// alu
module alu (
    input               i_clk,
    input               i_rst_n,
    input               i_valid,
    input signed [11:0] i_data_a,
    input signed [11:0] i_data_b,
    input        [2:0]  i_inst,
    output              o_valid,
    output       [11:0] o_data,
    output              o_overflow
);
Size: ~1700 cells after synthesis, about 27 flip-flops, ~11000 um^2 of cells after synthesis.
==> flow/config.mk <==
export PLATFORM = sky130hd
export DESIGN_NAME = alu
export DESIGN_NICKNAME = alu
export VERILOG_FILES = /design/flow/design.v
export SDC_FILE = /design/flow/constraint.sdc
export NUM_CORES = 4
export LEC_CHECK = 0
export ABC_AREA = 1
export CAP_MARGIN = 20
export CELL_PAD_IN_SITES_DETAIL_PLACEMENT = 1
export CORE_ASPECT_RATIO = 0.9
export CORE_MARGIN = 2
export CORE_UTILIZATION = 40
export CTS_CLUSTER_DIAMETER = 84
export GPL_ROUTABILITY_DRIVEN = 1
export GPL_TIMING_DRIVEN = 0
export HOLD_SLACK_MARGIN = 0.01
export MAX_ROUTING_LAYER = met4
export MIN_ROUTING_LAYER = met1
export PLACE_DENSITY = 0.54
export SLEW_MARGIN = 15
export TNS_END_PERCENT = 10
==> flow/constraint.sdc <==
create_clock -name core_clock -period 12.5 [get_ports {i_clk}]
set_input_delay 2.5000 -clock core_clock [delete_from_list [all_inputs] [get_ports {i_clk}]]
set_output_delay 2.5000 -clock core_clock [all_outputs]
set_load 0.01 [all_outputs]
run.sh (not shown) runs the stock make flow with config.mk's settings and CLKGATE_MAP_FILE=.
Rerun with:
CELL_PAD_IN_SITES_DETAIL_PLACEMENT = not set   (was 1)
GPL_ROUTABILITY_DRIVEN = 0   (was 1)
SLEW_MARGIN = 20   (was 15)
Result:
- die area does not change
- via count is lower by 2.9%
- synthesized area stays the same
- cell area stays flat
- clock-buffer cell count stays the same
- hold slack is worse by 0.0086 ns
- fmax is higher by about 2.8%
- final cell count stays flat
Rerun with:
ABC_AREA = not set   (was 1)
CORE_ASPECT_RATIO = not set   (was 0.9)
GPL_ROUTABILITY_DRIVEN = not set   (was 0)
GPL_TIMING_DRIVEN = not set   (was 0)
MAX_ROUTING_LAYER = not set   (was met4)
MIN_ROUTING_LAYER = met2   (was met1)
PLACE_DENSITY = not set   (was 0.54)
TNS_END_PERCENT = not set   (was 10)
clock period = 10.0 ns   (was 12.5 ns; I/O delays follow)
After rerunning:
- synthesized cell count shrinks by 23%
- first-iteration DRC count grows to 3.5 times its value
- sequential share of layout area shrinks by 0.39 points
- clock-buffer cell count stays the same
- final area grows by 7.6%
- hold slack gets better by 0.031 ns
- sequential cell count does not change
- wire length shrinks by 5.0%
- worst setup slack gets worse by 0.86 ns
- clock skew shrinks by 0.0073 ns
Rerun with:
CORE_UTILIZATION = 62   (was 40)
CTS_CLUSTER_DIAMETER = not set   (was 84)
HOLD_SLACK_MARGIN = not set   (was 0.01)
MIN_ROUTING_LAYER = not set   (was met2)
PLACE_DENSITY = 0.37   (was not set)
TNS_END_PERCENT = 20   (was not set)
clock period = 7.39 ns   (was 10.0 ns; I/O delays follow)
After rerunning:
- Now the flow ran to the end with violations: negative setup slack
- critical path depth falls by 1
- count of clock-buffer cells in the layout is unchanged
- worst hold slack hardly moves
- core utilization rose by 34 points
- wire length goes up by 8.5%
- sequential share of layout area goes down by 0.29 points
- setup slack gets worse by 1.7 ns
Rerun with:
ABC_AREA = 1   (was not set)
CTS_CLUSTER_SIZE = 99   (was not set)
clock period = 5.44 ns   (was 7.39 ns; I/O delays follow)
The changed run died in 5_1_grt with ODB-0269.
Die area grows by 7.9%.
Synthesized area grows by 8.1%.
Synthesized cell count rose by 30%.


Setup of v1:
alu again, from the RTL that the note above started with.
==> flow/config.mk <==
export PLATFORM = sky130hd
export DESIGN_NAME = alu
export DESIGN_NICKNAME = alu
export VERILOG_FILES = /design/flow/design.v
export SDC_FILE = /design/flow/constraint.sdc
export NUM_CORES = 4
export LEC_CHECK = 0
export ABC_AREA = 0
export CAP_MARGIN = 15
export CORE_ASPECT_RATIO = 0.68
export CORE_MARGIN = 2
export CORE_UTILIZATION = 40
export CTS_CLUSTER_DIAMETER = 372
export GPL_TIMING_DRIVEN = 0
export HOLD_SLACK_MARGIN = 0.28
export MIN_ROUTING_LAYER = met1
export PLACE_DENSITY_LB_ADDON = 0.09
export SLEW_MARGIN = 10
==> flow/constraint.sdc <==
create_clock -name core_clock -period 9.65 [get_ports {i_clk}]
set_input_delay 1.9300 -clock core_clock [delete_from_list [all_inputs] [get_ports {i_clk}]]
set_output_delay 1.9300 -clock core_clock [all_outputs]
set_load 0.01 [all_outputs]
Relative to v1, the following input files were edited for v36:
Settings: removing HOLD_SLACK_MARGIN (formerly 0.28); removing MIN_ROUTING_LAYER (formerly met1); changing CORE_UTILIZATION from 40 to 68; changing CAP_MARGIN from 15 to 20; removing CORE_ASPECT_RATIO (formerly 0.68); removing GPL_TIMING_DRIVEN (formerly 0); removing PLACE_DENSITY_LB_ADDON (formerly 0.09); changing SLEW_MARGIN from 10 to 20; setting TNS_END_PERCENT to 30 for the first time; removing CTS_CLUSTER_DIAMETER (formerly 372); removing ABC_AREA (formerly 0); changing the clock period (ns, I/O delays scaled along) from 9.65 to 9.06.
--- outcome ---
- When the final numbers for v36 and v1 were put side by side, the number of antenna violations at the first check in global routing turned out to be greater in v36.
- The worst reg-to-reg setup slack of v36 falls short of that of v1 by 0.55 ns.
- Compared v36 against v1; clock buffer and inverter area fraction after layout within noise.
- In v36 the implementation ran to completion but is not tape-out ready, as the final checks report setup timing.
- Worst path setup slack after routing, v36 and v1: higher on v1
## Diff of input files: v38 against v36
Settings: CTS_CLUSTER_DIAMETER: unset -> 67; CORE_UTILIZATION: 68 -> 72; CTS_CLUSTER_SIZE: unset -> 10; TNS_END_PERCENT: 30 -> unset; ABC_AREA: unset -> 1; the clock period (ns, I/O delays scaled along): 9.06 -> 4.09.
## What came out
detailed placement: v38 exited with error. Summary of v38 over v36: placer's final routability congestion estimate rose about 20%; combined area of all synthesized cells moved up. Going from v36 to v38, area share of fa/ha/maj cells after synthesis shrinks by 3.0 points. Taking v36 as 1.0, v38 lands at 1.08 on synthesis area per yosys. Measured against each other, v36 and v38 differ in and-or/or-and share of the synthesized area, the higher figure coming from v36. Die area | v38 > v36. The post-synthesis instance total reported for v38 is greater than that of v36 by 392. Comparing v36 and v38, synthesized-area fraction occupied by and/or/nand/nor cells is higher on v38.
> inputs changed (v38 -> v45)
Settings: a deleted CTS_CLUSTER_SIZE that had been 10; a change of CORE_UTILIZATION from 72 to 68; a deleted CTS_CLUSTER_DIAMETER that had been 67.
## What came out
- Simple logic cell fraction of the synthesized area essentially unchanged between v38 and v45.
- clock tree synthesis: v45 exited with error
- From v38 to v45, cell count listed in synth_stat.txt did not move at all.
- Against v38, die footprint in v45 rose by a few percent.
- [v45] die boundary width rose about 2.8% relative to v38
